<file path="run.sh">
#!/bin/bash
# the make line also repeats each setting of config.mk as NAME=value (left out here)
make -C /OpenROAD-flow-scripts/flow DESIGN_CONFIG=/design/flow/config.mk WORK_HOME=/design/flow/orfs CLKGATE_MAP_FILE= finish
</file>
<file path="config.mk">
export PLATFORM = sky130hd
export DESIGN_NAME = WaveGenerator
export DESIGN_NICKNAME = WaveGenerator
export VERILOG_FILES = /design/flow/design.v
export SDC_FILE = /design/flow/constraint.sdc
export NUM_CORES = 4
export LEC_CHECK = 0
export ABC_AREA = 1
export CAP_MARGIN = 20
export CORE_MARGIN = 2
export CORE_UTILIZATION = 69
export CTS_CLUSTER_SIZE = 99
export SLEW_MARGIN = 20
export TNS_END_PERCENT = 20
</file>
<file path="constraint.sdc">
create_clock -name core_clock -period 3.59 [get_ports {clk}]
set_input_delay 0.7180 -clock core_clock [delete_from_list [all_inputs] [get_ports {clk}]]
set_output_delay 0.7180 -clock core_clock [all_outputs]
set_load 0.01 [all_outputs]
</file>
<file path="design.v">
module NCO #(N = 32)(
  input clk,                  
  input rst,                  
  input [N-1:0] ctrl,         
  output reg [15:0] sin_out   
);
reg [N-1:0] phase;
always @(posedge clk) begin
  if (rst)
    phase <= {N{1'b0}};
  else
    phase <= phase + ctrl;
end
reg [5:0] sin_lut_sel;
reg [15:0] sin_lut_val;
always @(*) begin
  sin_lut_sel <= phase[N-2] ? ~(phase[N-3:N-8]-1'b1) : phase[N-3:N-8];
  if (phase[N-2] & ~|phase[N-3:N-8]) begin
    sin_out <= phase[N-1] ? 16'b10000000_00000001 : 16'b01111111_11111111;
  end else begin
    sin_out <= phase[N-1] ? (~sin_lut_val+1'b1) : sin_lut_val;    
  end
  case(sin_lut_sel)
    6'h00 : sin_lut_val <= 16'h0000;
    6'h01 : sin_lut_val <= 16'h0324;
    6'h02 : sin_lut_val <= 16'h0648;
    6'h03 : sin_lut_val <= 16'h096A;
    6'h04 : sin_lut_val <= 16'h0C8C;
    6'h05 : sin_lut_val <= 16'h0FAB;
    6'h06 : sin_lut_val <= 16'h12C8;
    6'h07 : sin_lut_val <= 16'h15E2;
    6'h08 : sin_lut_val <= 16'h18F9;
    6'h09 : sin_lut_val <= 16'h1C0B;
    6'h0A : sin_lut_val <= 16'h1F1A;
    6'h0B : sin_lut_val <= 16'h2223;
    6'h0C : sin_lut_val <= 16'h2528;
    6'h0D : sin_lut_val <= 16'h2826;
    6'h0E : sin_lut_val <= 16'h2B1F;
    6'h0F : sin_lut_val <= 16'h2E11;
    6'h10 : sin_lut_val <= 16'h30FB;
    6'h11 : sin_lut_val <= 16'h33DF;
    6'h12 : sin_lut_val <= 16'h36BA;
    6'h13 : sin_lut_val <= 16'h398C;
    6'h14 : sin_lut_val <= 16'h3C56;
    6'h15 : sin_lut_val <= 16'h3F17;
    6'h16 : sin_lut_val <= 16'h41CE;
    6'h17 : sin_lut_val <= 16'h447A;
    6'h18 : sin_lut_val <= 16'h471C;
    6'h19 : sin_lut_val <= 16'h49B4;
    6'h1A : sin_lut_val <= 16'h4C3F;
    6'h1B : sin_lut_val <= 16'h4EBF;
    6'h1C : sin_lut_val <= 16'h5133;
    6'h1D : sin_lut_val <= 16'h539B;
    6'h1E : sin_lut_val <= 16'h55F5;
    6'h1F : sin_lut_val <= 16'h5842;
    6'h20 : sin_lut_val <= 16'h5A82;
    6'h21 : sin_lut_val <= 16'h5CB3;
    6'h22 : sin_lut_val <= 16'h5ED7;
    6'h23 : sin_lut_val <= 16'h60EB;
    6'h24 : sin_lut_val <= 16'h62F1;
    6'h25 : sin_lut_val <= 16'h64E8;
    6'h26 : sin_lut_val <= 16'h66CF;
    6'h27 : sin_lut_val <= 16'h68A6;
    6'h28 : sin_lut_val <= 16'h6A6D;
    6'h29 : sin_lut_val <= 16'h6C23;
    6'h2A : sin_lut_val <= 16'h6DC9;
    6'h2B : sin_lut_val <= 16'h6F5E;
    6'h2C : sin_lut_val <= 16'h70E2;
    6'h2D : sin_lut_val <= 16'h7254;
    6'h2E : sin_lut_val <= 16'h73B5;
    6'h2F : sin_lut_val <= 16'h7504;
    6'h30 : sin_lut_val <= 16'h7641;
    6'h31 : sin_lut_val <= 16'h776B;
    6'h32 : sin_lut_val <= 16'h7884;
    6'h33 : sin_lut_val <= 16'h7989;
    6'h34 : sin_lut_val <= 16'h7A7C;
    6'h35 : sin_lut_val <= 16'h7B5C;
    6'h36 : sin_lut_val <= 16'h7C29;
    6'h37 : sin_lut_val <= 16'h7CE3;
    6'h38 : sin_lut_val <= 16'h7D89;
    6'h39 : sin_lut_val <= 16'h7E1D;
    6'h3A : sin_lut_val <= 16'h7E9C;
    6'h3B : sin_lut_val <= 16'h7F09;
    6'h3C : sin_lut_val <= 16'h7F61;
    6'h3D : sin_lut_val <= 16'h7FA6;
    6'h3E : sin_lut_val <= 16'h7FD8;
    6'h3F : sin_lut_val <= 16'h7FF5;
  endcase
end
endmodule
module Chirp #(N = 32)(
  input clk,
  input rst,
  input [7:0] delay,           
  input reverse,               
  input [N-1:0] min_ctrl,      
  input [N-1:0] max_ctrl,      
  input [N-1:0] inc_rate,      
  input [N-1:0] div_rate,      
  output reg nco_reset,        
  output reg [N-1:0] nco_ctrl  
);
wire [N-1:0] stt_ctrl;
wire [N-1:0] end_ctrl;
wire end_flag;
assign stt_ctrl = reverse ? max_ctrl : min_ctrl;
assign end_ctrl = reverse ? min_ctrl : max_ctrl;
assign end_flag = reverse ? (nco_ctrl <= end_ctrl) : (nco_ctrl >= end_ctrl);
reg [N-1:0] rate_count;
reg [7:0] delay_count;
always @(posedge clk) begin
  if (rst) begin
    rate_count <= {N{1'b0}};
    delay_count <= 4'b0;
    nco_reset <= 1'b1;
    nco_ctrl <= {N{1'b0}};
  end else begin
    if (end_flag) begin
      nco_ctrl <= stt_ctrl;
      rate_count <= rate_count + 1'b1;
    end else if (rate_count >= div_rate) begin
      nco_ctrl <= reverse ? nco_ctrl - inc_rate : nco_ctrl + inc_rate;
      rate_count <= {N{1'b0}};
    end else
      rate_count <= rate_count + 1'b1;
    if (end_flag) begin
      if (delay_count >= delay)
        delay_count <= 8'b0;
      else
        delay_count <= delay_count + 1'b1;
    end
    nco_reset <= |delay_count;
  end
end
endmodule
module WaveGenerator #(N = 32, M = 16)(
  input clk,
  input rst,
  input chirp_reverse,             
  input [7:0] chirp_delay,         
  input [N-1:0] chirp_min_ctrl,    
  input [N-1:0] chirp_max_ctrl,    
  input [N-1:0] chirp_inc_rate,    
  input [N-1:0] chirp_div_rate,    
  output reg [M-1:0] waveform     
);
reg nco_reset;
reg [N-1:0] nco_ctrl;
wire chirp_nco_reset;
wire [N-1:0] chirp_nco_ctrl;
wire [15:0] sin_out;
always @(posedge clk) begin
  nco_ctrl <= chirp_nco_ctrl;
  nco_reset <= chirp_nco_reset;
  waveform <= sin_out;
end
NCO #(.N(N)) NCO0 (
  .clk     ( clk       ),  
  .rst     ( nco_reset ),  
  .ctrl    ( nco_ctrl  ),  
  .sin_out ( sin_out   )  
);
Chirp #(.N(N)) Chirp0 (
  .clk       ( clk             ),  
  .rst       ( rst             ),  
  .delay     ( chirp_delay     ),  
  .reverse   ( chirp_reverse   ),  
  .min_ctrl  ( chirp_min_ctrl  ),  
  .max_ctrl  ( chirp_max_ctrl  ),  
  .inc_rate  ( chirp_inc_rate  ),  
  .div_rate  ( chirp_div_rate  ),  
  .nco_reset ( chirp_nco_reset ),  
  .nco_ctrl  ( chirp_nco_ctrl  )   
);
endmodule
</file>
==> job_summary.md, run 1 <==
## Implementation flow summary

| Metric | Value |
|---|---|
| Post-route DRC | 0 |
| Leading power group | combinational cells |
| Routed WL | 52400 um |
| HP Class | register to register |
| RSZ-0062 raised after global routing | yes |
| Hold-fix buffers at CTS | 0 |
| I/O Buffers | 154 |
| Std cell rows | 52 |
| Synth top area share | 22.1% |
| RePlAce Congestion | approximately 1.1 |
| Core ar. | 20000 sq um |
| Largest net degree at the start of global routing | roughly 82 |
| ANT cells | 0 |
| Delay-heaviest family, CP | simple AND/OR/NAND/NOR gates |
| Worst path arrival time | 4.39 ns |
| Main area contributors | dfxtp_1 (22%), nand2_1 (16%), ha_1 (14%), inv_1 (7.0%), nor2_1 (6.6%) |
| Worst setup margin | -0.429 ns |
| Static Leakage | approximately 9 nW |
| Detailed Place HPWL | 33100 um |
| Int Pwr | ~0.0056 W |
| Yosys stat chip area | 14000 sq um |
| CP Max Fanout | 5 |
| Htree depth | 4 |
| Area fraction in xor and xnor cells | 5.27% |
| CP Launch Point | chirp_inc_rate[11] |
| WHS Endpoint | nco_ctrl[0] |
| # setup viols final | 19 |
| Synthesized instance count | 2233 |
| Reg-to-Reg Start | NCO0.phase[25] |
| Setup crit start kind | primary input |
| Synth area leader | dfxtp_1 |
| Yosys reg bits | ~150 |
| Crit. End Element | register |
| Drt pass-1 iters | 17 |
| Synth unique cells | 50 |
| Congestion Overflow GR | 0 |
| CTS Buf Count | 17 |
| Clock share of power | 17.0% |
| Filler cells | ~1000 |
| Post-synth seq share | 22.1% |
| Mapped Area | 14000 sq um |
| Crit-path cells | clkdlybuf4s50_1 -> buf_4 -> buf_4 -> nor2_1 -> nand4_1 -> nor2_2 -> nor2_1 -> xor2_1 -> inv_1 -> ha_4 -> nand2_1 -> nor2_1 -> inv_1 -> buf_4 -> nor2_2 -> nand4_1 -> nand3_1 -> xor2_1 -> nand3_1 -> nand2_1 -> nand2_1 -> a21oi_1 |
| Nets | 2805 |
| Antenna Violating Nets Remaining | 0 |
| Vias per cell | 6.42 |
| Die area | 21400 sq um |
| Number of enable flip-flop cells | 0 |
| Initial antenna violation count | 0 |
| Dpl cell area | 16700 sq um |
| Design area | 17800 sq um |
| Clk_skew | ~0.013 ns |
| Final core occ | 88.9% |
| Critical setup path kind | primary input to register |
| Syn Nets | between 2000 and 3000 |
| Part of the power in combinational logic | 60.9% |
| Sw Pwr | 0.00541 W |
| Crit-path max cell delay | 0.46 ns |
| Late-Pin Clk Latency | between 0.4 and 0.5 ns |
| Simple-Gate Area Share | 33.0% |
| Run status | failed layout checks |
| Die X | 146 um |
| CTS tree | yes |
| Commonest flop | dfxtp_1 |
| Mux share | 0% |
| Seq pwr | 0.00242 W |
| CP required | approximately 4.0 ns |
| Clock group total power | 0.00187 W |
| Comb power | 0.00668 W |
| Adder Area Share | 14.2% |
| Synth cell count leaders | nand2_1 (591), inv_1 (262), nor2_1 (244) |
| CTS root buffer | clkbuf_16 |
| Iter 0 DRT Violations | 2654 |
| Buf/Inv on CP | 6 |
| Peak Freq | around 0.25 GHz |
| Top Ports | 155 |
| WL per Instance | between 15 and 20 um |
| Max VDD drop | 0.459 mV |
| Layout check faults | setup timing |
| Setup crit end | Chirp0.nco_ctrl[21] |
| PD cells | between 600 and 700 nW/um^2 |
| Final count of hold timing violations | 0 |
| Worst reg-to-reg setup slack | between 0.2 and 0.3 ns |
| Worst Hold Margin | ~0.41 ns |
| Count leader, synth | nand2_1 |
| Routed vias | around 18000 |
| Sw Share | 49.3% |
| Hold Crit Start | Chirp0.nco_ctrl[0] |
| Synth-to-Final Area Change | 27.7% |
| Worst rel slew slack | between 40% and 50% |
| Clock sink count | ~150 |
| Average cell area after synthesis | 6.25 sq um |
| Post-layout period usage | 112% |
| Tool warnings | 42 |
| R2r endpoint | waveform[12] |
| Chip height | between 100 and 150 um |
| Crit path depth | 22 |
| Main logic family | simple AND/OR/NAND/NOR gates |
| Floorplan utilization | 69.6% |
| Reg2reg path depth | 20 |
| MaxCap Viol Count | 0 |
| Pre-CTS setup slack | -0.911 ns |
| Min Tclk post-route | 4.02 ns |
| Worst-margin pin slew | 0.855 ns |
| Synth Area in Compound Gates | 16.0% |
| Slowest CP cell | clkdlybuf4s50_1 |
| Ys async rst share | 0% |
| Slew Limit Fails | 0 |
| Hold Path Stages | 0 |
| First-pass GRT wire length | 74800 um |
| Worst-path clk slew | 0.08 ns |
| Tot GR Track Use | around 42% |
| Flop pwr share | 22.1% |
| Ys cells | 2233 |
| Clock buffer depth | 2 |
| Synth warnings | 3 |
| Vias in the first global route | 16336 |
## metrics by stage
step	setup TNS (ns)	instances	power [W]
final	-2.84	2792	0.0110
after global routing	-5.52	2792	0.0115
after CTS	0	2786	0.0103
after detailed placement	-13.51	2746	0.00821
after global placement	-11.03	2746	0.00798
after floorplan	0	2233	0.00626
## routing by layer
layer	GRT usage (%)	up-vias	part of all wire, %
li1	-	7891	-
met1	49.1	7902	34
met2	71.8	1577	45
met3	8.06	547	13
met4	25.0	0	8.5
met5	0	-	0
## final cells by class
cell class	instances	area (sq um)	share of cell area (%)
clock buffers	18	439	2.46
clock inverters	14	154	0.864
inverters	271	1020	5.72
multi-input cells	1750	9970	55.9
flip-flops and latches	154	3080	17.3
well taps	270	338	1.90
repair buffers	315	2820	15.8
## timing repair
action,4_1_cts,5_1_grt
gates resized,62,60
pin swaps,43,42
buffers inserted,8,6
endpoints found under the setup margin,16,30
==> run 2: changes to the inputs <==
ABC_AREA = unset   (was 1)
CORE_UTILIZATION = 66   (was 69)
CTS_CLUSTER_SIZE = unset   (was 99)
SETUP_SLACK_MARGIN = -0.27   (was unset)
TNS_END_PERCENT = unset   (was 20)
clock period = 4.71 ns   (was 3.59 ns; I/O delays follow)
==> job_summary.md, run 2 <==
## Implementation flow summary

| Metric | Value |
|---|---|
| Worst path arrival time | 5.04 ns |
| Worst-margin pin slew | 0.916 ns |
| Number of enable flip-flop cells | 0 |
| CP Max Fanout | 4 |
| Worst Hold Margin | 0.332 ns |
| Routed WL | 37500 um |
| Run status | failed layout checks |
| Main area contributors | dfxtp_1 (23%), ha_1 (14%), mux2i_1 (5.0%), xnor2_1 (4.9%), nor2_1 (4.5%) |
| Leading power group | combinational cells |
| Buf/Inv on CP | 2 |
| PD cells | roughly 370 nW/um^2 |
| Layout check faults | setup timing |
| Reg-to-Reg Start | NCO0.phase[24] |
| Vias in the first global route | 13030 |
| Sw Pwr | 0.00247 W |
| Largest net degree at the start of global routing | 36 |
| Synth warnings | 3 |
| CTS root buffer | clkbuf_16 |
| Clock buffer depth | 2 |
| Initial antenna violation count | 0 |
| Inst Count DP | 2169 |
| Hold Path Stages | 0 |
| Congestion Overflow GR | 0 |
| Critical setup path kind | primary input to register |
| Max VDD drop | ~0.24 mV |
| Worst rel slew slack | 38.8% |
| Die area | 21500 sq um |
| Tool warnings | 41 |
| ANT cells | 0 |
| Post-layout period usage | 100% |
| Area fraction in xor and xnor cells | 7.79% |
| Int Pwr | about 0.0036 W |
| Simple-Gate Area Share | 19.3% |
| Nets | 2214 |
| Detailed Place HPWL | between 20000 and 30000 um |
| Peak Freq | 0.212 GHz |
| Die X | around 150 um |
| Design area | 16600 sq um |
| Delay-heaviest family, CP | simple AND/OR/NAND/NOR gates |
| WHS Endpoint | nco_reset |
| Yosys stat chip area | 13500 sq um |
| Sw Share | 40.6% |
| Antenna Violating Nets Remaining | 0 |
| Setup tns final | -0.00178 ns |
| Synth unique cells | 86 |
| Core ar. | 20100 sq um |
| RePlAce Congestion | 0.950 |
| Synthesized instance count | between 1500 and 2000 |
| Post-CTS Setup Repair Bufs | 0 |
| R2r endpoint | waveform[11] |
| Crit path depth | 16 |
| Flop pwr share | between 20% and 30% |
| WL per Instance | 17.0 um |
| CTS Buf Count | 17 |
| Fin cells | 2201 |
| Htree depth | 4 |
| Setup crit start kind | primary input |
| Routed vias | 13684 |
| Adder Area Share | between 10 and 15% |
| Slowest CP cell | or4_1 |
| Crit-path max cell delay | 0.57 ns |
| Average cell area after synthesis | 7.98 sq um |
| Reg2reg path depth | 18 |
| CP Launch Point | chirp_inc_rate[9] |
| Min Tclk post-route | 4.71 ns |
| Part of the power in combinational logic | 50.9% |
| Ys async rst share | 0% |
| I/O Buffers | about 150 |
| Clock sink count | 154 |
| # setup viols final | 1 |
| Main logic family | AND-OR/OR-AND gates |
| Std cell rows | 52 |
| Worst-path clk slew | roughly 0.08 ns |
| MaxCap Viol Count | 0 |
| Late-Pin Clk Latency | 0.44 ns |
| Synth area leader | dfxtp_1 |
| Syn Nets | 1982 |
| Drt pass-1 iters | 7 |
| Dpl cell area | 16000 sq um |
| Count leader, synth | nor2_1 |
| Floorplan utilization | 66.9% |
| Worst reg-to-reg setup slack | 0.29 ns |
| Clock share of power | 22.1% |
| Crit-path cells | clkdlybuf4s50_1 -> or4_1 -> buf_4 -> nor3_1 -> nor2_1 -> xnor2_1 -> ha_1 -> a211oi_1 -> nor2_1 -> nor3_1 -> a211oi_2 -> or2_2 -> a311oi_2 -> nor3_1 -> or3b_2 -> a311oi_1 |
| Hold Crit Start | Chirp0.nco_reset |
| Chip height | 147 um |
| Synth Area in Compound Gates | 24.4% |
| Comb power | about 0.0031 W |
| Seq pwr | 0.00164 W |
| Crit. End Element | register |
| Post-synth seq share | 22.9% |
| Vias per cell | between 6 and 7 |
| HP Class | register to register |
| Top Ports | between 150 and 200 |
| Commonest flop | dfxtp_1 |
| Ys cells | 1686 |
| Post-route DRC | 0 |
| Final count of hold timing violations | 0 |
| First-pass GRT wire length | 61100 um |
| Slew Limit Fails | 0 |
| CTS tree | yes |
| Most frequent CP cell | nor3_1 |
| Setup crit end | Chirp0.nco_ctrl[26] |
| Pre-CTS setup slack | -0.464 ns |
| Clock group total power | around 0.0013 W |
| Yosys reg bits | 154 |
| Worst setup margin | -0.00178 ns |
| Synth-to-Final Area Change | 23.4% |
| CP required | between 5 and 6 ns |
| Static Leakage | 7.30 nW |
| Mapped Area | 13500 sq um |
| Tot GR Track Use | 34.0% |
| Mux share | 5.40% |
| Synth top area share | a little under a quarter |
| Iter 0 DRT Violations | 1074 |
| Synth cell count leaders | nor2_1 (163), ha_1 (155), dfxtp_1 (154) |
| Clk_skew | 0.0150 ns |
[run 2: cell type report]
cell class	instances	area, sq um
fillers	1311	3500
inverters	94	353
clock buffers	19	443
repair buffers	290	2570
clock inverters	13	125
flip-flops and latches	154	3080
multi-input cells	1361	9690
well taps	270	338
[run 2: what timing repair did]
action                     in CTS  in global routing
setup endpoints to repair       0                  4
hold buffers                    0                  0
gates resized                   0                  6
[run 2: per-stage QoR]
step	utilization, %	power (W)
after floorplan	-	0.00368
after global placement	79.6	0.00458
after detailed placement	79.6	0.00467
after CTS	82.5	0.00602
after global routing	82.6	0.00645
final	82.6	0.00609
[run 2: metal layers]
metal / up-vias / wire length [um] / part of all wire, % / global-route usage (%)
met5: - / 0 / 0 / 0
met4: 0 / 1420 / 3.8 / 14.5
met3: 121 / 2490 / 6.7 / 5.37
met2: 581 / 17800 / 48 / 58.9
met1: 6320 / 15700 / 42 / 41.9
li1: 6662 / - / - / -
==> run 3: changes to the inputs <==
ABC_AREA = 1   (was unset)
CELL_PAD_IN_SITES_DETAIL_PLACEMENT = 1   (was unset)
CORE_UTILIZATION = 28   (was 66)
CTS_CLUSTER_DIAMETER = 283   (was unset)
GPL_TIMING_DRIVEN = 1   (was unset)
HOLD_SLACK_MARGIN = -0.07   (was unset)
MAX_ROUTING_LAYER = met4   (was unset)
MIN_ROUTING_LAYER = met2   (was unset)
SETUP_SLACK_MARGIN = 0.37   (was -0.27)
SLEW_MARGIN = 35   (was 20)
TNS_END_PERCENT = 35   (was unset)
clock period = 3.37 ns   (was 4.71 ns; I/O delays follow)
==> job_summary.md, run 3 <==
## Implementation flow summary

| Metric | Value |
|---|---|
| Setup crit end | Chirp0.nco_ctrl[27] |
| Syn Nets | 2529 |
| Clock share of power | 14.3% |
| WL per Instance | 21.3 um |
| Post-layout period usage | 114% |
| RePlAce Congestion | around 1.0 |
| Synth warnings | 3 |
| Htree depth | 4 |
| Vias in the first global route | 25889 |
| Hold Path Stages | 0 |
| Dpl cell area | 18100 sq um |
| WHS Endpoint | nco_reset |
| Layout check faults | setup timing |
| Number of enable flip-flop cells | 0 |
| Vias per cell | 7.31 |
| Slowest CP cell | clkdlybuf4s50_1 |
| Worst rel slew slack | 46.0% |
| Iter 0 DRT Violations | 5467 |
| PD cells | 644 nW/um^2 |
| Largest net degree at the start of global routing | 25 |
| Routed vias | 24457 |
| Yosys reg bits | 154 |
| Std cell rows | 81 |
| CTS tree | yes |
| CTS root buffer | clkbuf_16 |
| Part of the power in combinational logic | 66.7% |
| RSZ-0062 raised after global routing | yes |
| Clock sink count | 154 |
| Top Ports | 155 |
| Mapped Area | 14000 sq um |
| Ys cells | about 2200 |
| Worst setup margin | -0.487 ns |
| Count leader, synth | nand2_1 |
| CP Launch Point | chirp_inc_rate[9] |
| Floorplan utilization | 28.4% |
| Initial antenna violation count | 0 |
| Post-route DRC | 0 |
| Worst-margin pin slew | 0.809 ns |
| Clk_skew | 0.0253 ns |
| Antenna Violating Nets Remaining | 0 |
| Die area | approximately 52000 sq um |
| Congestion Overflow GR | 0 |
| Total power | 0.0138 W |
| Crit-path max cell delay | 0.47 ns |
| Max VDD drop | 0.459 mV |
| Core ar. | 49100 sq um |
| Int Pwr | 0.00678 W |
| Synth unique cells | 50 |
| Seq pwr | 0.00262 W |
| Hold Crit Start | Chirp0.nco_reset |
| Sw Share | 50.8% |
| Worst path arrival time | about 4.2 ns |
| Synthesized instance count | 2233 |
| Ys async rst share | 0% |
| Worst reg-to-reg setup slack | 0.29 ns |
| Chip height | 227 um |
| Min Tclk post-route | 3.86 ns |
| Run status | failed layout checks |
| Simple-Gate Area Share | 33.0% |
| Crit path depth | 22 |
| I/O Buffers | 154 |
| Worst-path clk slew | ~0.070 ns |
| Leading power group | combinational cells |
| Commonest flop | dfxtp_1 |
| Clock group total power | 0.00197 W |
| Setup crit start kind | primary input |
| HP Class | register to register |
| Post-synth seq share | 22.1% |
| First-pass GRT wire length | 95900 um |
| Sw Pwr | 0.00701 W |
| # setup viols final | 18 |
| Peak Freq | 0.259 GHz |
| Synth Area in Compound Gates | 16.0% |
| Hold-fix buffers at CTS | 0 |
| Crit. End Element | register |
| Routed WL | 71100 um |
| Buf/Inv on CP | 5 |
| Average cell area after synthesis | 6.25 sq um |
| Synth top area share | 22.1% |
| Detailed Place HPWL | between 40000 and 50000 um |
| Clock buffer depth | 2 |
| Crit-path cells | clkdlybuf4s50_1 -> buf_4 -> nor2_1 -> nand4_1 -> nand3b_1 -> o21ai_2 -> buf_4 -> xor2_2 -> ha_1 -> nand2_1 -> nand2_2 -> a21oi_2 -> buf_4 -> buf_6 -> o21ai_2 -> a21oi_1 -> nand2_1 -> xor2_1 -> nand2_1 -> nand2_1 -> nor2_1 -> nor2_1 |
| Delay-heaviest family, CP | simple AND/OR/NAND/NOR gates |
| Comb power | just over 0.009 W |
| CP required | around 3.8 ns |
| Area fraction in xor and xnor cells | 5.27% |
| Die X | 227 um |
| Main logic family | simple AND/OR/NAND/NOR gates |
| Mux share | 0% |
| Drt pass-1 iters | 13 |
| Main area contributors | dfxtp_1 (22%), nand2_1 (16%), ha_1 (14%), inv_1 (7.0%), nor2_1 (6.6%) |
| Yosys stat chip area | 14000 sq um |
| Tot GR Track Use | 38.3% |
| MaxCap Viol Count | 0 |
| Static Leakage | 10.4 nW |
| Design area | 21400 sq um |
| Synth area leader | dfxtp_1 |
| Reg-to-Reg Start | Chirp0.nco_ctrl[25] |
| CTS Buf Count | 17 |
| Most frequent CP cell | nand2_1 |
| Critical setup path kind | primary input to register |
| Final count of hold timing violations | 0 |
| Tool warnings | 42 |
| Adder Area Share | 14.2% |
| Nets | 2961 |
| Late-Pin Clk Latency | 0.50 ns |
| Synth cell count leaders | nand2_1 (591), inv_1 (262), nor2_1 (244) |
| R2r endpoint | Chirp0.nco_ctrl[0] |
| Slew Limit Fails | 0 |
| Synth-to-Final Area Change | 53.5% |
| CP Max Fanout | 3 |
| Flop pwr share | 19.0% |
| Reg2reg path depth | 14 |
## run 3: per-layer routing
layer	global-route usage (%)	vias up	wire, um	part of all wire [%]
li1	-	8147	-	-
met1	-	8160	0	0
met2	45.3	7055	34700	49
met3	47.3	1095	26900	38
met4	8.71	0	9490	13
met5	-	-	0	0
## run 3: layout make-up
type / instances / area, sq um
Inverter: 271 / 1060
Clock buffer: 19 / 443
Sequential cell: 154 / 3090
Antenna cell: 5 / 12.5
Clock inverter: 12 / 105
Tap cell: 664 / 831
Multi-Input combinational cell: 1750 / 11400
Timing Repair Buffer: 471 / 4500
Fill cell: 6141 / 27600
## run 3: what timing repair did
item	4_1_cts	5_1_grt
pin swaps	73	186
cloned	0	8
gates resized	181	422
setup buffers	20	33
setup endpoints to repair	66	87
## run 3: metrics by stage
stage	TNS [ns]	hold WS, ns	setup WS (ns)	cells	utilization, %
2_1_floorplan	-0.164	0.310	-0.114	2233	-
3_3_place_gp	-22.35	0.310	-1.14	3249	37.0
3_5_place_dp	-29.36	0.326	-1.18	3249	37.0
4_1_cts	-0.980	0.346	-0.239	3300	39.7
5_1_grt	-5.97	0.372	-0.634	3341	43.6
6_report	-4.29	0.353	-0.487	3346	43.7
==> run 4: changes to the inputs <==
CELL_PAD_IN_SITES_DETAIL_PLACEMENT = unset   (was 1)
CORE_UTILIZATION = 58   (was 28)
CTS_CLUSTER_DIAMETER = unset   (was 283)
CTS_CLUSTER_SIZE = 94   (was unset)
GPL_TIMING_DRIVEN = unset   (was 1)
HOLD_SLACK_MARGIN = unset   (was -0.07)
MAX_ROUTING_LAYER = unset   (was met4)
MIN_ROUTING_LAYER = unset   (was met2)
SETUP_SLACK_MARGIN = unset   (was 0.37)
SLEW_MARGIN = 20   (was 35)
TNS_END_PERCENT = unset   (was 35)
clock period = 4.61 ns   (was 3.37 ns; I/O delays follow)
==> job_summary.md, run 4 <==
## Implementation flow summary

| Metric | Value |
|---|---|
| Worst path arrival time | about 4.7 ns |
| Total power | 0.00770 W |
| Sw Share | between 40% and 50% |
| Slowest CP cell | clkdlybuf4s50_1 |
| WL per Instance | 15.5 um |
| Late-Pin Clk Latency | 0.45 ns |
| Static Leakage | around 8.3 nW |
| Top Ports | 155 |
| Adder Area Share | 14.2% |
| Clock sink count | 154 |
| Leading power group | combinational cells |
| Nets | between 2000 and 3000 |
| Tot GR Track Use | between 30% and 40% |
| Routed WL | 42300 um |
| Peak Freq | 0.229 GHz |
| Post-route DRC | 0 |
| Seq pwr | 0.00187 W |
| Reg-to-Reg Start | NCO0.phase[25] |
| Floorplan utilization | 59.3% |
| CTS Buf Count | 17 |
| Synth cell count leaders | nand2_1 (591), inv_1 (262), nor2_1 (244) |
| Commonest flop | dfxtp_1 |
| Area fraction in xor and xnor cells | about 5.3% |
| Drt pass-1 iters | 8 |
| Ys cells | 2233 |
| Main area contributors | dfxtp_1 (22%), nand2_1 (16%), ha_1 (14%), inv_1 (7.0%), nor2_1 (6.6%) |
| RSZ-0062 raised after global routing | no |
| Tool warnings | between 40 and 50 |
| Setup crit end | Chirp0.nco_ctrl[29] |
| Simple-Gate Area Share | between 30% and 40% |
| Synth area leader | dfxtp_1 |
| Comb power | approximately 0.0044 W |
| Syn Nets | 2529 |
| Die area | between 20000 and 30000 sq um |
| MaxCap Viol Count | 0 |
| # setup viols final | 0 |
| Count leader, synth | nand2_1 |
| Part of the power in combinational logic | 57.0% |
| Flop pwr share | 24.2% |
| First-pass GRT wire length | 68300 um |
| CTS tree | yes |
| Yosys reg bits | 154 |
| Std cell rows | 56 |
| Clock buffer depth | 2 |
| Clk_skew | 0.0233 ns |
| Htree depth | 4 |
| Hold-fix buffers at CTS | 0 |
| Average cell area after synthesis | 6.25 sq um |
| Delay-heaviest family, CP | simple AND/OR/NAND/NOR gates |
| Mapped Area | 14000 sq um |
| Worst rel slew slack | 41.5% |
| Buf/Inv on CP | 5 |
| Main logic family | simple AND/OR/NAND/NOR gates |
| Initial antenna violation count | 0 |
| HP Class | register to register |
| Ys async rst share | 0% |
| Worst-path clk slew | roughly 0.080 ns |
| Worst setup margin | ~0.25 ns |
| Crit. End Element | register |
| Synth warnings | 3 |
| Critical setup path kind | primary input to register |
| Hold Path Stages | 0 |
| Synth unique cells | approximately 50 |
| Number of enable flip-flop cells | 0 |
| Final core occ | 70.6% |
| Sw Pwr | 0.00376 W |
| Pre-CTS setup slack | -0.229 ns |
| Slew Limit Fails | 0 |
| Clock group total power | 0.00144 W |
| Detailed Place HPWL | approximately 33000 um |
| Fin cells | 2729 |
| CP Max Fanout | 4 |
| Yosys stat chip area | 14000 sq um |
| Synthesized instance count | 2233 |
| Post-synth seq share | 22.1% |
| Reg2reg path depth | 21 |
| Post-layout period usage | 94.5% |
| Worst reg-to-reg setup slack | 1.19 ns |
| CTS root buffer | clkbuf_16 |
| Run status | timing/DRC/antenna clean |
| CP required | 4.94 ns |
| Mux share | 0% |
| Clock share of power | 18.7% |
| Inst Count DP | 2696 |
| ANT cells | 0 |
| Crit-path max cell delay | ~0.43 ns |
| Min Tclk post-route | 4.36 ns |
| Hold Crit Start | Chirp0.nco_ctrl[19] |
| Vias in the first global route | 14443 |
| Synth top area share | 22.1% |
| Largest net degree at the start of global routing | 133 |
| PD cells | 463 nW/um^2 |
| Crit path depth | 24 |
| Die X | approximately 160 um |
| WHS Endpoint | nco_ctrl[19] |
| Synth-to-Final Area Change | 19.1% |
| RePlAce Congestion | 0.955 |
| Final count of hold timing violations | 0 |
| R2r endpoint | waveform[12] |
| Chip height | 159 um |
| Max VDD drop | 0.313 mV |
| Crit-path cells | clkdlybuf4s50_1 -> inv_1 -> ha_1 -> nand3_1 -> nor3_2 -> nand2_1 -> nor2_2 -> nand4_1 -> nand2_1 -> o21ai_0 -> nor2_1 -> buf_4 -> buf_4 -> xor2_1 -> ha_1 -> a21oi_2 -> buf_4 -> o21bai_1 -> a21oi_1 -> o21ai_0 -> a21oi_1 -> a21oi_1 -> nor3_1 -> nor2_1 |
| Antenna Violating Nets Remaining | 0 |
| Synth Area in Compound Gates | 16.0% |
| Setup crit start kind | primary input |
| Congestion Overflow GR | 0 |
| Worst-margin pin slew | 0.870 ns |
| Core ar. | 23500 sq um |
| Iter 0 DRT Violations | 1319 |
| Setup tns final | 0 ns |
| CP Launch Point | chirp_inc_rate[0] |
| Filler cells | slightly above 2000 |
| Int Pwr | 0.00394 W |
| Routed vias | 15342 |
| I/O Buffers | 154 |
| Vias per cell | 5.62 |
## run 4: area by class of cell
| class | count | area (sq um) | area share [%] |
|---|---|---|---|
| Sequential cell | 154 | 3080 | 18.5 |
| Multi-Input combinational cell | 1750 | 9590 | 57.7 |
| Clock buffer | 17 | 425 | 2.56 |
| Tap cell | 319 | 399 | 2.40 |
| Timing Repair Buffer | 203 | 1920 | 11.5 |
| Inverter | 271 | 1020 | 6.12 |
| Clock inverter | 15 | 184 | 1.11 |
## run 4: through the flow
step / hold slack (ns) / cell area (sq um)
CTS: 0.412 / 16600
detailed placement: 0.387 / 16000
global route: 0.418 / 16600
global placement: 0.375 / 16000
floorplan: 0.310 / 14000
finish: 0.414 / 16600
## run 4: metal layers
layer,routed length (um),track usage (%)
met1,18300,41.3
met2,20200,56.8
met3,2770,4.17
met4,1050,10.7
met5,0,0
## run 4: repair_timing
item	CTS	global route
resized	0	8
setup endpoints to repair	0	5
setup buffers	0	1
==> run 5: changes to the inputs <==
ABC_AREA = unset   (was 1)
CAP_MARGIN = 5   (was 20)
CELL_PAD_IN_SITES_GLOBAL_PLACEMENT = 0   (was unset)
CORE_UTILIZATION = 70   (was 58)
CTS_CLUSTER_DIAMETER = 117   (was unset)
CTS_CLUSTER_SIZE = 32   (was 94)
GPL_ROUTABILITY_DRIVEN = 1   (was unset)
PLACE_DENSITY = 0.65   (was unset)
SETUP_SLACK_MARGIN = 0.98   (was unset)
SLEW_MARGIN = 35   (was 20)
clock period = 5.73 ns   (was 4.61 ns; I/O delays follow)
==> job_summary.md, run 5 <==
## Implementation flow summary

| Metric | Value |
|---|---|
| WHS Endpoint | nco_reset |
| Yosys stat chip area | 13500 sq um |
| WL per Instance | 18.2 um |
| RePlAce Congestion | 0.958 |
| Critical setup path kind | primary input to register |
| Mux share | 5.40% |
| Part of the power in combinational logic | 49.7% |
| Worst reg-to-reg setup slack | 1.18 ns |
| Congestion Overflow GR | 0 |
| Synth unique cells | 86 |
| Post-synth seq share | 22.9% |
| Worst-path clk slew | 0.08 ns |
| Clock sink count | 154 |
| Fin cells | between 2000 and 2500 |
| Reg2reg path depth | 18 |
| Floorplan utilization | 71.7% |
| Buf/Inv on CP | 2 |
| Seq pwr | 0.00135 W |
| Tot GR Track Use | a little over a third |
| Clk_skew | 0.0181 ns |
| Htree depth | 4 |
| HP Class | register to register |
| Vias in the first global route | 12840 |
| Core ar. | 18800 sq um |
| CTS root buffer | clkbuf_16 |
| Simple-Gate Area Share | 19.3% |
| Routed vias | ~14000 |
| Die X | 143 um |
| Reg-to-Reg Start | NCO0.phase[24] |
| Worst rel slew slack | 38.8% |
| Setup crit start kind | primary input |
| Worst Hold Margin | about 0.35 ns |
| Iter 0 DRT Violations | 1385 |
| Clock group total power | 0.00116 W |
| Post-layout period usage | between 80% and 90% |
| Inst Count DP | 2028 |
| CTS tree | yes |
| PD cells | 308 nW/um^2 |
| Hold-fix buffers at CTS | 0 |
| Leading power group | combinational cells |
| Ys cells | 1686 |
| Static Leakage | 7.00 nW |
| Synth Area in Compound Gates | 24.4% |
| Area fraction in xor and xnor cells | 7.79% |
| Int Pwr | 0.00299 W |
| Flop pwr share | 27.0% |
| Detailed Place HPWL | 27000 um |
| Final core occ | 86.2% |
| Commonest flop | dfxtp_1 |
| Number of enable flip-flop cells | 0 |
| First-pass GRT wire length | 60200 um |
| Synth top area share | 22.9% |
| RSZ-0062 raised after global routing | yes |
| Mapped Area | 13500 sq um |
| Crit. End Element | register |
| Late-Pin Clk Latency | 0.44 ns |
| Routed WL | 37800 um |
| Die area | 20300 sq um |
| Antenna Violating Nets Remaining | 0 |
| Drt pass-1 iters | 6 |
| Nets | roughly 2100 |
| Count leader, synth | nor2_1 |
| Comb power | 0.00248 W |
| Std cell rows | 50 |
| Final count of hold timing violations | 0 |
| Post-route DRC | 0 |
| Worst-margin pin slew | 0.918 ns |
| Initial antenna violation count | 0 |
| Clock share of power | a little under a quarter |
| Sw Pwr | 0.00200 W |
| Worst path arrival time | 5.08 ns |
| CP Launch Point | chirp_inc_rate[18] |
| Synth-to-Final Area Change | 20.2% |
| Setup crit end | Chirp0.nco_ctrl[26] |
| Peak Freq | 0.211 GHz |
| Ys async rst share | 0% |
| # setup viols final | 0 |
| Hold Crit Start | Chirp0.nco_reset |
| Most frequent CP cell | nor4_1 |
| ANT cells | 0 |
| Slowest CP cell | clkdlybuf4s50_1 |
| CP required | 6.07 ns |
| Adder Area Share | roughly 15% |
| CP Max Fanout | 5 |
| Min Tclk post-route | 4.74 ns |
| Synth cell count leaders | nor2_1 (163), ha_1 (155), dfxtp_1 (154) |
| I/O Buffers | between 150 and 200 |
| Run status | timing/DRC/antenna clean |
| Tool warnings | 43 |
| Synth warnings | 3 |
| Main logic family | AND-OR/OR-AND gates |
| Max VDD drop | 0.209 mV |
| Hold Path Stages | 0 |
| Syn Nets | 1982 |
| R2r endpoint | waveform[12] |
| Average cell area after synthesis | 7.98 sq um |
| Vias per cell | 6.53 |
| Synthesized instance count | 1686 |
| Crit-path cells | clkdlybuf4s50_1 -> nor4_1 -> nand3b_1 -> nor4_1 -> buf_4 -> a21oi_1 -> xnor2_1 -> ha_1 -> or3_1 -> a311oi_4 -> nor3_1 -> or3b_2 -> a311oi_2 |
| Main area contributors | dfxtp_1 (23%), ha_1 (14%), mux2i_1 (5.0%), xnor2_1 (4.9%), nor2_1 (4.5%) |
| Synth area leader | dfxtp_1 |
| Crit-path max cell delay | 0.50 ns |
| Largest net degree at the start of global routing | 68 |
| Setup tns final | 0 ns |
| Slew Limit Fails | 0 |
| CTS Buf Count | 17 |
| Filler cells | 1098 |
| Total power | 0.00499 W |
| Clock buffer depth | 2 |
| Delay-heaviest family, CP | simple AND/OR/NAND/NOR gates |
| MaxCap Viol Count | 0 |
| Crit path depth | 13 |
| Yosys reg bits | between 150 and 200 |
| Sw Share | 40.0% |
| Chip height | between 100 and 150 um |
| Top Ports | 155 |
run 5: timing repair:
item,CTS,global route
resized,29,24
pin swaps,12,24
buffers inserted,8,15
endpoints found under the setup margin,9,78
run 5: final cells by class:
| type | count | area (sq um) | area share, % |
|---|---|---|---|
| Clock buffer | 19 | 433 | 2.68 |
| Clock inverter | 12 | 164 | 1.01 |
| Inverter | 94 | 353 | 2.18 |
| Multi-Input combinational cell | 1361 | 9860 | 61.0 |
| Sequential cell | 154 | 3080 | 19.1 |
| Tap cell | 234 | 293 | 1.81 |
| Timing Repair Buffer | 208 | 1990 | 12.3 |
run 5: metal layers:
metal | part of all wire, % | vias up | global-route usage (%)
li1 | - | 6488 | -
met1 | 40 | 6268 | 43.8
met2 | 48 | 690 | 62.1
met3 | 7.2 | 154 | 5.53
met4 | 4.7 | 0 | 17.9
met5 | 0 | - | 0
run 5: stage by stage:
step / cell area, sq um / worst slack, ns
final: 16200 / 0.987
after global routing: 16200 / 0.789
after CTS: 16000 / 0.950
after detailed placement: 15200 / 0.120
after global placement: 15200 / 0.265
after floorplan: 13500 / 1.01
==> run 6: changes to the inputs <==
ABC_AREA = 1   (was unset)
CAP_MARGIN = 20   (was 5)
CELL_PAD_IN_SITES_DETAIL_PLACEMENT = 1   (was unset)
CELL_PAD_IN_SITES_GLOBAL_PLACEMENT = 2   (was 0)
CORE_ASPECT_RATIO = 1.02   (was unset)
CORE_UTILIZATION = 40   (was 70)
CTS_CLUSTER_DIAMETER = 365   (was 117)
CTS_CLUSTER_SIZE = 90   (was 32)
GPL_ROUTABILITY_DRIVEN = unset   (was 1)
MAX_ROUTING_LAYER = met4   (was unset)
MIN_ROUTING_LAYER = met2   (was unset)
PLACE_DENSITY = unset   (was 0.65)
SETUP_SLACK_MARGIN = unset   (was 0.98)
SLEW_MARGIN = 0   (was 35)
TNS_END_PERCENT = 15   (was unset)
clock period = 6.02 ns   (was 5.73 ns; I/O delays follow)
==> job_summary.md, run 6 <==
## Implementation flow summary

| Metric | Value |
|---|---|
| Drt pass-1 iters | 7 |
| Comb power | 0.00353 W |
| Hold Path Stages | 0 |
| Adder Area Share | 14.2% |
| Flop pwr share | roughly a quarter |
| Routed WL | 51500 um |
| Die area | 36400 sq um |
| Tool warnings | 41 |
| Synth top area share | 22.1% |
| Yosys reg bits | 154 |
| Slowest CP cell | nor3_1 |
| WL per Instance | around 18 um |
| Part of the power in combinational logic | roughly 58% |
| Post-CTS Setup Repair Bufs | 0 |
| Slew Limit Fails | 0 |
| Mux share | 0% |
| Setup tns final | 0 ns |
| CTS Buf Count | 17 |
| Synth cell count leaders | nand2_1 (591), inv_1 (262), nor2_1 (244) |
| Largest net degree at the start of global routing | 80 |
| Sw Share | 51.0% |
| Routed vias | 21204 |
| Synth area leader | dfxtp_1 |
| Worst-margin pin slew | 1.10 ns |
| Crit. End Element | register |
| Worst path arrival time | 5.58 ns |
| Core ar. | 34600 sq um |
| Mapped Area | approximately 14000 sq um |
| WHS Endpoint | nco_reset |
| Most frequent CP cell | nor2_1 |
| Sw Pwr | 0.00312 W |
| Clk_skew | 0.0205 ns |
| Post-synth seq share | 22.1% |
| Late-Pin Clk Latency | 0.45 ns |
| Hold-fix buffers at CTS | 0 |
| Max VDD drop | approximately 0.16 mV |
| Yosys stat chip area | 14000 sq um |
| MaxCap Viol Count | 0 |
| CTS root buffer | clkbuf_16 |
| Run status | timing/DRC/antenna clean |
| Commonest flop | dfxtp_1 |
| Final core occ | 47.6% |
| CP required | approximately 6.4 ns |
| Min Tclk post-route | 5.25 ns |
| Synth unique cells | 50 |
| Ys cells | 2233 |
| Initial antenna violation count | 0 |
| Static Leakage | 8.12 nW |
| Reg2reg path depth | 22 |
| Synthesized instance count | 2233 |
| Die X | roughly 190 um |
| Delay-heaviest family, CP | simple AND/OR/NAND/NOR gates |
| Vias in the first global route | 23110 |
| CP Launch Point | chirp_inc_rate[0] |
| Area fraction in xor and xnor cells | around 5.3% |
| Count leader, synth | nand2_1 |
| PD cells | 371 nW/um^2 |
| Crit-path max cell delay | 0.47 ns |
| Clock group total power | 0.00112 W |
| Iter 0 DRT Violations | approximately 3200 |
| Std cell rows | 69 |
| Chip height | 193 um |
| Clock sink count | 154 |
| Congestion Overflow GR | 0 |
| Leading power group | combinational cells |
| Floorplan utilization | 40.3% |
| Setup crit end | Chirp0.nco_ctrl[29] |
| Number of enable flip-flop cells | 0 |
| HP Class | register to register |
| Crit path depth | 21 |
| Nets | 2656 |
| Htree depth | 4 |
| Main logic family | simple AND/OR/NAND/NOR gates |
| Final count of hold timing violations | 0 |
| # resized after CTS | 0 |
| Critical setup path kind | primary input to register |
| Top Ports | 155 |
| Setup crit start kind | primary input |
| Crit-path cells | clkdlybuf4s50_1 -> inv_1 -> ha_1 -> nand3_1 -> nor3_1 -> nand2_1 -> nor2_1 -> nand4_1 -> nand3b_1 -> o21ai_0 -> xor2_1 -> ha_1 -> nand2_1 -> nor2_1 -> inv_1 -> nor3_1 -> nand3_1 -> nand2_1 -> nor2_1 -> nor3_1 -> nor2_1 |
| Seq pwr | 0.00146 W |
| Antenna Violating Nets Remaining | 0 |
| Detailed Place HPWL | 39900 um |
| Worst-path clk slew | 0.08 ns |
| Reg-to-Reg Start | NCO0.phase[24] |
| R2r endpoint | waveform[12] |
| RePlAce Congestion | about 0.96 |
| Post-layout period usage | 87.1% |
| First-pass GRT wire length | 81200 um |
| Peak Freq | 0.191 GHz |
| Synth Area in Compound Gates | 16.0% |
| # setup viols final | 0 |
| Average cell area after synthesis | between 6 and 7 sq um |
| Simple-Gate Area Share | 33.0% |
| Synth-to-Final Area Change | 18.2% |
| Main area contributors | dfxtp_1 (22%), nand2_1 (16%), ha_1 (14%), inv_1 (7.0%), nor2_1 (6.6%) |
| CTS tree | yes |
| Syn Nets | approximately 2500 |
| Ys async rst share | 0% |
| Hold Crit Start | Chirp0.nco_reset |
| CP Max Fanout | 4 |
| Worst rel slew slack | between 20% and 30% |
| Vias per cell | 7.48 |
| RSZ-0062 raised after global routing | no |
| Clock share of power | a little under a fifth |
| Post-route DRC | 0 |
| Clock buffer depth | 2 |
| Buf/Inv on CP | 3 |
| Tot GR Track Use | roughly 45% |
| Fin cells | 2836 |
| I/O Buffers | 154 |
| Inst Count DP | between 2000 and 3000 |
| Worst reg-to-reg setup slack | 1.67 ns |
| Int Pwr | between 0.002 and 0.003 W |
| Synth warnings | 3 |
run 6: final cells by class:
class,count,area (sq um)
fill,4666,18100
sequential,154,3080
tap,461,577
inverter,271,1020
timing repair buffer,166,1640
antenna,2,5.00
clock buffer,19,453
multi-input combinational,1750,9570
clock inverter,13,148
run 6: per-layer routing:
layer	GRT usage [%]	routed length [um]	vias up
li1	-	-	7522
met1	-	0	7528
met2	55.1	27100	5642
met3	55.3	20400	512
met4	6.28	4020	0
met5	-	0	-
run 6: stage by stage:
stage          power, W  instance area, sq um  setup slack [ns]  hold slack, ns
2_1_floorplan   0.00373                 14000              1.84           0.310
3_3_place_gp    0.00471                 15900             0.450           0.376
3_5_place_dp    0.00479                 15900             0.457           0.373
4_1_cts         0.00594                 16500             0.891           0.397
5_1_grt         0.00660                 16500             0.217           0.416
6_report        0.00612                 16500             0.774           0.422
==> run 7: changes to the inputs <==
ABC_AREA = unset   (was 1)
CAP_MARGIN = 5   (was 20)
CELL_PAD_IN_SITES_DETAIL_PLACEMENT = unset   (was 1)
CELL_PAD_IN_SITES_GLOBAL_PLACEMENT = 0   (was 2)
CORE_ASPECT_RATIO = unset   (was 1.02)
CORE_UTILIZATION = 72   (was 40)
CTS_CLUSTER_DIAMETER = 361   (was 365)
CTS_CLUSTER_SIZE = 32   (was 90)
GPL_ROUTABILITY_DRIVEN = 1   (was unset)
HOLD_SLACK_MARGIN = -0.09   (was unset)
MAX_ROUTING_LAYER = unset   (was met4)
MIN_ROUTING_LAYER = unset   (was met2)
PLACE_DENSITY = 0.65   (was unset)
SETUP_SLACK_MARGIN = 0.98   (was unset)
SLEW_MARGIN = 35   (was 0)
TNS_END_PERCENT = unset   (was 15)
clock period = 5.02 ns   (was 6.02 ns; I/O delays follow)
==> job_summary.md, run 7 <==
### Flow metrics

| Metric | Value |
|---|---|
| Top Ports | 155 |
| Mapped Area | 13500 sq um |
| Pre-CTS setup slack | -0.0396 ns |
| Average cell area after synthesis | 7.98 sq um |
| Area fraction in xor and xnor cells | 7.79% |
| Synth cell count leaders | nor2_1 (163), ha_1 (155), dfxtp_1 (154) |
| Detailed Place HPWL | 29500 um |
| Main logic family | AND-OR/OR-AND gates |
| RePlAce Congestion | approximately 1.0 |
| Floorplan utilization | 74.2% |
| Synth warnings | 3 |
| I/O Buffers | 154 |
| Count leader, synth | nor2_1 |
| Yosys reg bits | 154 |
| Commonest flop | dfxtp_1 |
| Main area contributors | dfxtp_1 (23%), ha_1 (14%), mux2i_1 (5.0%), xnor2_1 (4.9%), nor2_1 (4.5%) |
| Synth unique cells | 86 |
| Clock sink count | 154 |
| Simple-Gate Area Share | 19.3% |
| Yosys stat chip area | 13500 sq um |
| CTS Buf Count | 17 |
| Run status | did not finish |
| Std cell rows | 49 |
| Inst Count DP | 2047 |
| Core ar. | about 18000 sq um |
| Synth Area in Compound Gates | 24.4% |
| Mux share | about 5.4% |
| Halt Stage | global routing (5_1_grt) |
| Err | [ERROR GRT-0232] Routing congestion too high. Check the congestion heatmap in the GUI. |
| Ys cells | 1686 |
| Htree depth | 4 |
| Adder Area Share | between 10% and 20% |
| Tot GR Track Use | 95.9% |
| Die X | 141 um |
| Synthesized instance count | about 1700 |
| Post-synth seq share | about 23% |
| Congestion Overflow GR | ~1400 |
| Die area | 19800 sq um |
| Clock buffer depth | 2 |
| Synth top area share | a little under a quarter |
| Hold-fix buffers at CTS | 0 |
| Number of enable flip-flop cells | 0 |
| Ys async rst share | 0% |
| CTS root buffer | clkbuf_16 |
| Syn Nets | roughly 2000 |
| Chip height | 141 um |
| Synth area leader | dfxtp_1 |
-- run 7: what timing repair did --
item,CTS
resized,78
setup endpoints to repair,81
cloned,1
pin swaps,52
setup buffers,26
-- run 7: layer usage --
| metal | track usage [%] | GRT overflow |
|---|---|---|
| met1 | 87.0 | 12 |
| met2 | 125 | 1050 |
| met3 | 71.9 | 13 |
| met4 | 110 | 318 |
| met5 | 27.3 | 0 |
-- run 7: per-stage QoR --
| stage | area, sq um | setup TNS [ns] |
|---|---|---|
| CTS | 16500 | 0 |
| detailed placement | 15500 | -0.0396 |
| global placement | 15500 | 0 |
| floorplan | 13700 | 0 |
==> run 8: changes to the inputs <==
ABC_AREA = 1   (was unset)
CAP_MARGIN = 20   (was 5)
CELL_PAD_IN_SITES_GLOBAL_PLACEMENT = unset   (was 0)
CORE_UTILIZATION = 40   (was 72)
CTS_CLUSTER_DIAMETER = 378   (was 361)
CTS_CLUSTER_SIZE = 47   (was 32)
GPL_ROUTABILITY_DRIVEN = unset   (was 1)
HOLD_SLACK_MARGIN = unset   (was -0.09)
PLACE_DENSITY = unset   (was 0.65)
SETUP_SLACK_MARGIN = -0.57   (was 0.98)
SLEW_MARGIN = 5   (was 35)
clock period = 6.0 ns   (was 5.02 ns; I/O delays follow)
==> job_summary.md, run 8 <==
## Implementation flow summary

| Metric | Value |
|---|---|
| RSZ-0062 raised after global routing | no |
| CTS tree | yes |
| Static Leakage | 8.12 nW |
| Synth top area share | 22.1% |
| Setup tns final | 0 ns |
| Simple-Gate Area Share | about a third |
| Filler cells | between 3000 and 4000 |
| Final count of hold timing violations | 0 |
| Crit path depth | 23 |
| Crit-path cells | clkdlybuf4s50_1 -> inv_1 -> ha_1 -> nand3_1 -> nor3_1 -> nand2_1 -> nor2_1 -> nand4_1 -> nand2_1 -> o21ai_0 -> xnor2_1 -> ha_1 -> nand2_1 -> nor2_1 -> inv_1 -> nor2_1 -> nand4_1 -> nand3_1 -> xor2_1 -> nand3_1 -> nand2_1 -> nand2_1 -> a21oi_1 |
| Late-Pin Clk Latency | about 0.45 ns |
| Reg2reg path depth | 19 |
| Storage cell area | between 3000 and 4000 sq um |
| Number of enable flip-flop cells | 0 |
| Crit-path max cell delay | around 0.43 ns |
| Yosys reg bits | 154 |
| Hold Path Stages | 0 |
| Comb. cell area | 9570 sq um |
| Clock share of power | ~20% |
| Initial antenna violation count | 0 |
| Run status | timing/DRC/antenna clean |
| Comb power | 0.00323 W |
| First-pass GRT wire length | roughly 70000 um |
| Hold-fix buffers at CTS | 0 |
| Floorplan utilization | 40.5% |
| Synth cell count leaders | nand2_1 (591), inv_1 (262), nor2_1 (244) |
| WL per Instance | 15.1 um |
| Worst path arrival time | 5.31 ns |
| Vias per cell | 5.17 |
| Routed vias | roughly 15000 |
| Core ar. | 34500 sq um |
| Sw Share | 47.9% |
| Clk_skew | 0.0182 ns |
| Sw Pwr | 0.00277 W |
| RePlAce Congestion | 0.914 |
| Min Tclk post-route | between 4 and 5 ns |
| Std cell rows | 68 |
| Tool warnings | 39 |
| Area fraction in xor and xnor cells | between 5 and 6% |
| Post-layout period usage | 82.6% |
| Worst reg-to-reg setup slack | 1.79 ns |
| Leading power group | combinational cells |
| Detailed Place HPWL | 34800 um |
| Mux share | 0% |
| Commonest flop | dfxtp_1 |
| Iter 0 DRT Violations | 860 |
| Seq pwr | 0.00143 W |
| Critical setup path kind | primary input to register |
| Worst-path clk slew | 0.07 ns |
| MaxCap Viol Count | 0 |
| Max VDD drop | about 0.24 mV |
| PD cells | roughly 350 nW/um^2 |
| Die area | 36400 sq um |
| Synth unique cells | 50 |
| Htree depth | 4 |
| Synth area leader | dfxtp_1 |
| Congestion Overflow GR | 0 |
| Post-CTS Setup Repair Bufs | 0 |
| Routed WL | between 40000 and 50000 um |
| Final core occ | 47.8% |
| WHS Endpoint | nco_reset |
| Drt pass-1 iters | 6 |
| Antenna Violating Nets Remaining | 0 |
| Main logic family | simple AND/OR/NAND/NOR gates |
| CP required | 6.36 ns |
| CP Launch Point | chirp_inc_rate[0] |
| Peak Freq | 0.202 GHz |
| Synth warnings | 3 |
| CTS root buffer | clkbuf_16 |
| Syn Nets | 2529 |
| Nets | 2656 |
| Buf/Inv on CP | 3 |
| HP Class | register to register |
| Tot GR Track Use | 23.9% |
| # resized after CTS | 0 |
| I/O Buffers | 154 |
| Delay-heaviest family, CP | simple AND/OR/NAND/NOR gates |
| CP Max Fanout | 4 |
| Largest net degree at the start of global routing | about 66 |
| Flop pwr share | 24.7% |
| Clock group total power | around 0.0011 W |
| Hold Crit Start | Chirp0.nco_reset |
| Crit. End Element | register |
| Mapped Area | ~14000 sq um |
| Top Ports | 155 |
| CTS Buf Count | 17 |
| Post-route DRC | 0 |
| Yosys stat chip area | 14000 sq um |
| ANT cells | 0 |
| Synth-to-Final Area Change | 18.1% |
| Part of the power in combinational logic | 55.9% |
| # setup viols final | 0 |
| Slew Limit Fails | 0 |
| Setup crit end | Chirp0.nco_ctrl[21] |
| Reg-to-Reg Start | NCO0.phase[24] |
| Clock buffer depth | 2 |
| Vias in the first global route | 14318 |
| Die X | 191 um |
| Ys async rst share | 0% |
| R2r endpoint | waveform[12] |
| Post-synth seq share | 22.1% |
| Count leader, synth | nand2_1 |
| Synth Area in Compound Gates | 16.0% |
| Slowest CP cell | clkdlybuf4s50_1 |
| Ys cells | 2233 |
| Clock sink count | 154 |
| Most frequent CP cell | nand2_1 |
| Average cell area after synthesis | between 6 and 7 sq um |
| Adder Area Share | 14.2% |
| Setup crit start kind | primary input |
| Worst rel slew slack | 34.0% |
| Chip height | between 150 and 200 um |
| Int Pwr | 0.00302 W |
| Worst-margin pin slew | 0.984 ns |
| Main area contributors | dfxtp_1 (22%), nand2_1 (16%), ha_1 (14%), inv_1 (7.0%), nor2_1 (6.6%) |
| Synthesized instance count | 2233 |
run 8: final cells by class:
class                   count  share of cell area [%]
multi-input cells        1750                    58.1
flip-flops and latches    154                    18.7
repair buffers            166                    9.89
inverters                 271                    6.17
well taps                 455                    3.46
clock buffers              17                    2.58
clock inverters            15                    1.11
run 8: routing by layer:
| layer | up-vias | track usage, % | part of all wire (%) |
|---|---|---|---|
| li1 | 7582 | - | - |
| met1 | 6638 | 28.8 | 44 |
| met2 | 328 | 43.9 | 50 |
| met3 | 60 | 2.71 | 3.6 |
| met4 | 0 | 7.48 | 2.3 |
| met5 | - | 0 | 0 |
run 8: through the flow:
| stage | setup slack, ns | total power [W] | hold WS [ns] | instances | cell area (sq um) |
|---|---|---|---|---|---|
| floorplan | 1.83 | 0.00375 | 0.310 | 2233 | 14000 |
| global route | 0.623 | 0.00633 | 0.381 | 2828 | 16500 |
| detailed placement | 0.617 | 0.00465 | 0.361 | 2796 | 15900 |
| CTS | 1.06 | 0.00579 | 0.374 | 2828 | 16500 |
| finish | 1.04 | 0.00579 | 0.379 | 2828 | 16500 |
| global placement | 0.659 | 0.00463 | 0.357 | 2796 | 15900 |
==> run 9: changes to the inputs <==
CORE_ASPECT_RATIO = 0.5   (was unset)
CORE_UTILIZATION = 52   (was 40)
CTS_CLUSTER_SIZE = 98   (was 47)
PLACE_DENSITY = 0.85   (was unset)
TNS_END_PERCENT = 5   (was unset)
==> job_summary.md, run 9 <==
## Implementation flow summary

| Metric | Value |
|---|---|
| Post-layout period usage | around four fifths |
| Worst path arrival time | 5.06 ns |
| Syn Nets | 2529 |
| Worst rel slew slack | 37.1% |
| Setup crit start kind | primary input |
| Part of the power in combinational logic | 55.3% |
| RSZ-0062 raised after global routing | no |
| PD cells | about 360 nW/um^2 |
| Congestion Overflow GR | 0 |
| Yosys reg bits | 154 |
| Hold Path Stages | 0 |
| Yosys stat chip area | 14000 sq um |
| Antenna Violating Nets Remaining | 0 |
| # setup viols final | 0 |
| HP Class | register to register |
| RePlAce Congestion | between 1 and 1.5 |
| Area fraction in xor and xnor cells | 5.27% |
| Reg-to-Reg Start | NCO0.phase[24] |
| Detailed Place HPWL | 31800 um |
| Sw Share | 47.4% |
| Synth cell count leaders | nand2_1 (591), inv_1 (262), nor2_1 (244) |
| Synthesized instance count | 2233 |
| Main area contributors | dfxtp_1 (22%), nand2_1 (16%), ha_1 (14%), inv_1 (7.0%), nor2_1 (6.6%) |
| ANT cells | 0 |
| Synth-to-Final Area Change | 17.1% |
| Worst reg-to-reg setup slack | 1.99 ns |
| Crit-path cells | clkdlybuf4s50_1 -> inv_1 -> ha_1 -> nand3_1 -> nor3_1 -> nand2_1 -> nor2_1 -> nand4_1 -> nand3b_1 -> o21ai_0 -> xor2_1 -> ha_1 -> nand2_1 -> nor2_1 -> inv_1 -> nor3_1 -> nand3_1 -> nand2_1 -> nor2_1 -> nor3_1 -> nor2_1 |
| Initial antenna violation count | 0 |
| # resized after CTS | 0 |
| Crit. End Element | register |
| Synth Area in Compound Gates | 16.0% |
| Comb power | 0.00322 W |
| Main logic family | simple AND/OR/NAND/NOR gates |
| Reg2reg path depth | 22 |
| Std cell rows | about 42 |
| Synth area leader | dfxtp_1 |
| Clock share of power | 19.9% |
| Final core occ | 61.9% |
| Fin cells | 2722 |
| Largest net degree at the start of global routing | approximately 110 |
| Late-Pin Clk Latency | approximately 0.44 ns |
| Max VDD drop | 0.239 mV |
| Synth warnings | 3 |
| Vias per cell | around 5.5 |
| Tool warnings | 41 |
| Die X | 236 um |
| Mux share | 0% |
| Crit-path max cell delay | 0.43 ns |
| Hold Crit Start | Chirp0.nco_ctrl[0] |
| Hold-fix buffers at CTS | 0 |
| Min Tclk post-route | roughly 4.7 ns |
| Clk_skew | 0.00889 ns |
| Total power | 0.00582 W |
| CTS root buffer | clkbuf_16 |
| Drt pass-1 iters | 6 |
| R2r endpoint | waveform[12] |
| Ys async rst share | 0% |
| Run status | timing/DRC/antenna clean |
| Peak Freq | 0.211 GHz |
| Worst-path clk slew | around 0.07 ns |
| Simple-Gate Area Share | 33.0% |
| Post-synth seq share | roughly 22% |
| Floorplan utilization | 52.9% |
| Tot GR Track Use | roughly 29% |
| CP required | 6.32 ns |
| Die area | 28200 sq um |
| Number of enable flip-flop cells | 0 |
| Nets | 2653 |
| Synth top area share | between 20% and 30% |
| Routed vias | 15009 |
| CP Max Fanout | 4 |
| Setup crit end | Chirp0.nco_ctrl[29] |
| Post-CTS Setup Repair Bufs | 0 |
| Worst-margin pin slew | 0.943 ns |
| Average cell area after synthesis | ~6.2 sq um |
| Clock sink count | 154 |
| Sw Pwr | ~0.0028 W |
| Slowest CP cell | clkdlybuf4s50_1 |
| Clock buffer depth | 2 |
| Crit path depth | 21 |
| First-pass GRT wire length | 65900 um |
| CTS Buf Count | 17 |
| Inst Count DP | roughly 2700 |
| Leading power group | combinational cells |
| Vias in the first global route | 13738 |
| Ys cells | 2233 |
| I/O Buffers | between 150 and 200 |
| Slew Limit Fails | 0 |
| Int Pwr | 0.00306 W |
| Mapped Area | between 10000 and 15000 sq um |
| Count leader, synth | nand2_1 |
| Adder Area Share | 14.2% |
| Static Leakage | 8.11 nW |
| Critical setup path kind | primary input to register |
| WL per Instance | 15.0 um |
| WHS Endpoint | nco_ctrl[0] |
| Routed WL | 40900 um |
| Post-route DRC | 0 |
| MaxCap Viol Count | 0 |
| Final count of hold timing violations | 0 |
| Chip height | about 120 um |
| Seq pwr | between 0.001 and 0.0015 W |
| Top Ports | between 150 and 200 |
| Flop pwr share | 24.8% |
| Delay-heaviest family, CP | simple AND/OR/NAND/NOR gates |
| Core ar. | 26400 sq um |
| Synth unique cells | 50 |
| Buf/Inv on CP | 3 |
| CP Launch Point | chirp_inc_rate[0] |
| Most frequent CP cell | nor2_1 |
| Htree depth | 4 |
| CTS tree | yes |
| Setup tns final | 0 ns |
| Iter 0 DRT Violations | 1422 |
| Clock group total power | 0.00116 W |
| Commonest flop | dfxtp_1 |
## run 9: layer usage
layer,up-vias,routed length (um),GRT usage (%)
met1,6757,18600,37.9
met2,582,18300,47.8
met5,-,0,0
met4,0,1060,9.32
li1,7581,-,-
met3,89,2930,4.78
## run 9: per-stage QoR
step | setup WS (ns) | instance area [sq um] | hold WS, ns
5_1_grt | 0.754 | 16300 | 0.417
3_5_place_dp | 0.867 | 15700 | 0.391
2_1_floorplan | 1.83 | 14000 | 0.310
4_1_cts | 1.31 | 16300 | 0.406
6_report | 1.26 | 16300 | 0.407
3_3_place_gp | 0.928 | 15700 | 0.384
## run 9: area by class of cell
class,count,area (sq um)
fill,2453,10000
multi-input combinational,1750,9570
clock inverter,14,184
inverter,271,1020
sequential,154,3080
clock buffer,18,439
tap,352,440
timing repair buffer,163,1610
Power is estimated from default activity; no workload was simulated.
